==> wip/tundra: inputs <==
==> flow/design.v <==
module cla32(input [31:0]a, input [31:0]b,output [32:0]out);
wire [1:0]w[0:32], L1[0:31], L2[0:31], L3[0:31], L4[0:31],L5[0:31];
wire L6[31:0];
genvar q;
generate    for(q=0; q<=31; q=q+1) begin
                  current_status s(.a(a[q]),.b(b[q]),.t(w[q+1]));
            end
endgenerate
assign w[0] = 0;
generate    for(q=0;q<=30;q=q+1) begin
                  look_ahead l(.s(w[31-q]),.f(w[30-q]),.o(L1[q]));
            end
endgenerate
assign L1[31] = w[0];
generate    for(q=0;q<=29;q=q+1) begin
                  look_ahead l(.s(L1[q]),.f(L1[q+2]),.o(L2[q]));
            end
endgenerate
assign L2[30] = L1[30];
assign L2[31] = L1[31];
generate    for(q=0;q<=27;q=q+1) begin
                  look_ahead l(.s(L2[q]),.f(L2[q+4]),.o(L3[q]));
            end
endgenerate
assign {L3[28], L3[29], L3[30], L3[31]} = {L2[28], L2[29], L2[30], L2[31]};
generate    for(q=0;q<=23;q=q+1) begin
                  look_ahead l(.s(L3[q]),.f(L3[q+8]),.o(L4[q]));
            end
endgenerate
generate    for(q=24;q<=31;q=q+1) begin
                  assign L4[q] = L3[q];
            end
endgenerate
generate    for(q=0;q<=15;q=q+1) begin
                  look_ahead l(.s(L4[q]),.f(L4[q+16]),.o(L5[q]));
            end
endgenerate
generate    for(q=16;q<=31;q=q+1) begin
                  assign L5[q] = L4[q];
            end
endgenerate
generate    for(q=0;q<=31;q=q+1) begin
                  assign L6[q] = a[q] ^ b[q] ^ L5[31-q][0];
            end
endgenerate
generate    for(q=0;q<=31;q=q+1) begin
                  assign out[q] = L6[q];
            end
            assign out[32] = w[0];
endgenerate
endmodule
module current_status(input a,input b,output [1:0]t);
      assign {t[0],t[1]} = {a || b , a && b};
endmodule
module look_ahead(input [1:0]s, input [1:0]f,output [1:0]o);
      assign o[1] = (s[1] & s[0] & !f[1]) | (s[0] & f[1] & f[0]);
      assign o[0] = (s[1] & s[0] & !f[1] & !f[0]) | (f[0] & s[0]);
endmodule
module wallace_mul(input [15:0] a, input [15:0] b, output [32:0] out, input clk);
wire [30:0] m[0:15];
reg [30:0] m15_1,m15_2,m15_3;
reg [30:0] u[14:0];
reg [31:0] v[14:0];
reg [31:0] v10_1,v12_2,v12_1;
reg [31:0] temp;
reg [31:0] temp_v;
genvar q,k,i,j;
assign m[0] = b[0] == 0 ? 31'b0 : {15'b0,a};
assign m[1] = b[1] == 0 ? 31'b0 : {14'b0,a,1'b0};
assign m[2] = b[2] == 0 ? 31'b0 : {13'b0,a,2'b0};
assign m[3] = b[3] == 0 ? 31'b0 : {12'b0,a,3'b0};
assign m[4] = b[4] == 0 ? 31'b0 : {11'b0,a,4'b0};
assign m[5] = b[5] == 0 ? 31'b0 : {10'b0,a,5'b0};
assign m[6] = b[6] == 0 ? 31'b0 : {9'b0,a,6'b0};
assign m[7] = b[7] == 0 ? 31'b0 : {8'b0,a,7'b0};
assign m[8] = b[8] == 0 ? 31'b0 : {7'b0,a,8'b0};
assign m[9] = b[9] == 0 ? 31'b0 : {6'b0,a,9'b0};
assign m[10] = b[10] == 0 ? 31'b0 : {5'b0,a,10'b0};
assign m[11] = b[11] == 0 ? 31'b0 : {4'b0,a,11'b0};
assign m[12] = b[12] == 0 ? 31'b0 : {3'b0,a,12'b0};
assign m[13] = b[13] == 0 ? 31'b0 : {2'b0,a,13'b0};
assign m[14] = b[14] == 0 ? 31'b0 : {1'b0,a,14'b0};
assign m[15] = b[15] == 0 ? 31'b0 : {a,15'b0};
generate    for(q=0; q<=14; q=q+1) begin
                  always @ ( posedge clk )
                        v[q][0] <= 0;
            end
endgenerate
generate    for(k=0; k<=12; k=k+3) begin
                  for(q=0; q<=30; q=q+1) begin
                  always @ ( posedge clk ) begin
                        u[k][q] <= m[k][q] ^ m[k+1][q] ^ m[k+2][q];
                        v[k][q+1] <= m[k][q] && m[k+1][q] || m[k+2][q] && ( m[k][q] || m[k+1][q] );
                  end
                  end
            end
            always @ ( posedge clk )
                  m15_1 <= m[15];
            for(q=0; q<=30; q=q+1) begin
            always @ ( posedge clk ) begin
                        u[1][q] <= u[0][q] ^ v[0][q] ^ u[3][q];
                        v[1][q+1] <= u[0][q] && v[0][q] || u[3][q] && ( u[0][q] || v[0][q] );
            end
            end
            for(q=0; q<=30; q=q+1) begin
            always @ ( posedge clk ) begin
                        u[2][q] <= u[6][q] ^ v[6][q] ^ v[3][q];
                        v[2][q+1] <= u[6][q] && v[6][q] || v[3][q] && ( u[6][q] || v[6][q] );
            end
            end
            for(q=0; q<=30; q=q+1) begin
            always @ ( posedge clk ) begin
                  u[4][q] <= u[9][q] ^ v[9][q] ^ u[12][q];
                  v[4][q+1] <= u[9][q] && v[9][q] || u[12][q] && ( u[9][q] || v[9][q] );
            end
            end
            always @ ( posedge clk ) begin
                  m15_2 <= m15_1;
                  v12_1 <= v[12];
            end
            for(q=0; q<=30; q=q+1) begin
            always @ ( posedge clk ) begin
                  u[5][q] <= u[1][q] ^ v[1][q] ^ u[2][q];
                  v[5][q+1] <= u[1][q] && v[1][q] || u[2][q] && ( u[1][q] || v[1][q] );
            end
            end
            for(q=0; q<=30; q=q+1) begin
            always @ ( posedge clk ) begin
                  u[7][q] <= u[4][q] ^ v[4][q] ^ v[2][q];
                  v[7][q+1] <= u[4][q] && v[4][q] || v[2][q] && ( u[4][q] || v[4][q] );
            end
            end
            always @ ( posedge clk ) begin
                  m15_3 <= m15_2;
                  v12_2 <= v12_1;
            end
            for(q=0; q<=30; q=q+1) begin
            always @ ( posedge clk ) begin
                  u[8][q] <= u[5][q] ^ v[5][q] ^ u[7][q];
                  v[8][q+1] <= u[5][q] && v[5][q] || u[7][q] && ( u[5][q] || v[5][q] );
            end
            end
            for(q=0; q<=30; q=q+1) begin
            always @ ( posedge clk ) begin
                  u[10][q] <= m15_3[q] ^ v12_2[q] ^ v[7][q];
                  v[10][q+1] <= m15_3[q] && v12_2[q] || v[7][q] && ( m15_3[q] || v12_2[q] );
            end
            end
            for(q=0; q<=30; q=q+1) begin
            always @ ( posedge clk ) begin
                  u[11][q] <= u[8][q] ^ v[8][q] ^ u[10][q];
                  v[11][q+1] <= u[8][q] && v[8][q] || u[10][q] && ( u[8][q] || v[8][q] );
            end
            end
            always @ ( posedge clk )
                  v10_1 <= v[10];
            for(q=0; q<=30; q=q+1) begin
            always @ ( posedge clk ) begin
                  u[13][q] <= u[11][q] ^ v[11][q] ^ v10_1[q];
                  v[13][q+1] <= u[11][q] && v[11][q] || v10_1[q] && ( u[11][q] || v[11][q] );
            end
            end
endgenerate
always @ ( posedge clk ) begin
      temp <= {1'b0,u[13]};
      temp_v <= v[13];
end
cla32 object(.a(temp),.b(temp_v),.out(out));
endmodule
==> flow/run.sh <==
#!/bin/bash
# the make line also repeats each setting of config.mk as NAME=value (left out here)
make -C /OpenROAD-flow-scripts/flow DESIGN_CONFIG=/design/flow/config.mk WORK_HOME=/design/flow/orfs CLKGATE_MAP_FILE= finish
==> flow/config.mk <==
export PLATFORM = sky130hd
export DESIGN_NAME = wallace_mul
export DESIGN_NICKNAME = wallace_mul
export VERILOG_FILES = /design/flow/design.v
export SDC_FILE = /design/flow/constraint.sdc
export NUM_CORES = 4
export LEC_CHECK = 0
export CAP_MARGIN = 20
export CORE_ASPECT_RATIO = 0.73
export CORE_MARGIN = 2
export CORE_UTILIZATION = 28
export GPL_ROUTABILITY_DRIVEN = 0
export GPL_TIMING_DRIVEN = 1
export MIN_ROUTING_LAYER = met1
export PLACE_DENSITY_LB_ADDON = 0.19
export SETUP_SLACK_MARGIN = 1.34
export SLEW_MARGIN = 25
==> flow/constraint.sdc <==
create_clock -name core_clock -period 4.55 [get_ports {clk}]
set_input_delay 0.9100 -clock core_clock [delete_from_list [all_inputs] [get_ports {clk}]]
set_output_delay 0.9100 -clock core_clock [all_outputs]
set_load 0.01 [all_outputs]
==> wip/nickel: changes against wip/tundra <==
==> flow/config.mk (replaced) <==
export PLATFORM = sky130hd
export DESIGN_NAME = wallace_mul
export DESIGN_NICKNAME = wallace_mul
export VERILOG_FILES = /design/flow/design.v
export SDC_FILE = /design/flow/constraint.sdc
export NUM_CORES = 4
export LEC_CHECK = 0
export ABC_AREA = 1
export CAP_MARGIN = 20
export CORE_MARGIN = 2
export CORE_UTILIZATION = 72
export CTS_CLUSTER_DIAMETER = 362
export CTS_CLUSTER_SIZE = 15
export HOLD_SLACK_MARGIN = -0.1
export PLACE_DENSITY_LB_ADDON = 0.03
export SETUP_SLACK_MARGIN = -0.17
export SLEW_MARGIN = 20
==> flow/constraint.sdc (replaced) <==
create_clock -name core_clock -period 2.36 [get_ports {clk}]
set_input_delay 0.4720 -clock core_clock [delete_from_list [all_inputs] [get_ports {clk}]]
set_output_delay 0.4720 -clock core_clock [all_outputs]
set_load 0.01 [all_outputs]
==> wip/sierra: changes against wip/tundra <==
==> flow/config.mk (replaced) <==
export PLATFORM = sky130hd
export DESIGN_NAME = wallace_mul
export DESIGN_NICKNAME = wallace_mul
export VERILOG_FILES = /design/flow/design.v
export SDC_FILE = /design/flow/constraint.sdc
export NUM_CORES = 4
export LEC_CHECK = 0
export ABC_AREA = 0
export CAP_MARGIN = 35
export CORE_MARGIN = 2
export CORE_UTILIZATION = 17
export PLACE_DENSITY = 0.47
export SLEW_MARGIN = 20
==> flow/constraint.sdc (replaced) <==
create_clock -name core_clock -period 4.4 [get_ports {clk}]
set_input_delay 0.8800 -clock core_clock [delete_from_list [all_inputs] [get_ports {clk}]]
set_output_delay 0.8800 -clock core_clock [all_outputs]
set_load 0.01 [all_outputs]
==> wip/fjord: changes against wip/tundra <==
==> flow/config.mk (replaced) <==
export PLATFORM = sky130hd
export DESIGN_NAME = wallace_mul
export DESIGN_NICKNAME = wallace_mul
export VERILOG_FILES = /design/flow/design.v
export SDC_FILE = /design/flow/constraint.sdc
export NUM_CORES = 4
export LEC_CHECK = 0
export CAP_MARGIN = 20
export CORE_MARGIN = 2
export CORE_UTILIZATION = 71
export HOLD_SLACK_MARGIN = -0.05
export PLACE_DENSITY = 0.6
export SLEW_MARGIN = 20
==> flow/constraint.sdc (replaced) <==
create_clock -name core_clock -period 2.41 [get_ports {clk}]
set_input_delay 0.4820 -clock core_clock [delete_from_list [all_inputs] [get_ports {clk}]]
set_output_delay 0.4820 -clock core_clock [all_outputs]
set_load 0.01 [all_outputs]
==> impl_metrics.env <==
# source this file to load flow results
export IMPL_place_area_um2=26600
export IMPL_top_layer_used="met5"
export IMPL_warnings=63
export IMPL_dieHeight_um=379
export IMPL_comb_area_um2=9280
export IMPL_inverters=55
export IMPL_ys_chip_area_um2=24000
export IMPL_p_comb_share_pct=25.1
export IMPL_cts_buffers=67
export IMPL_avgViaCountPerCell=3.10
export IMPL_final_core_util_pct=20.9
export IMPL_cp_endpoint="out[31]"
export IMPL_status="no timing/DRC/antenna violations"
[end of results for wip/sierra]
==> impl_metrics.env <==
# source this file to load flow results
export IMPL_status="complete, but fails checks"
export IMPL_p_comb_share_pct=31.4
export IMPL_final_core_util_pct=88.3
export IMPL_so_violations="negative setup slack"
export IMPL_finalSetupViolCount=23
export IMPL_setup_slack_ns=-1.06
export IMPL_ys_chip_area_um2=24000
export IMPL_warnings=66
[end of results for wip/fjord]
==> impl_metrics.env <==
# source this file to load flow results
export IMPL_status="no timing/DRC/antenna violations"
export IMPL_cp_endpoint="out[25]"
export IMPL_finClkSkew_ns=0.0171
export IMPL_antennaDiodeCount=1
export IMPL_ys_chip_area_um2=24000
export IMPL_final_core_util_pct=34.9
export IMPL_top_layer_used="met4"
export IMPL_htree_levels=3
export IMPL_cts_buffers=73
export IMPL_inverters=55
export IMPL_p_comb_share_pct=28.0
export IMPL_warnings=63
[end of results for wip/tundra]
==> impl_metrics.env <==
# source this file to load flow results
export IMPL_setup_slack_ns=-0.620
export IMPL_warnings=63
export IMPL_ys_chip_area_um2=24800
export IMPL_cts_buffers=53
export IMPL_avgViaCountPerCell=5.34
export IMPL_so_violations="negative setup slack"
export IMPL_finalSetupViolCount=24
export IMPL_status="complete, but fails checks"
[end of results for wip/nickel]
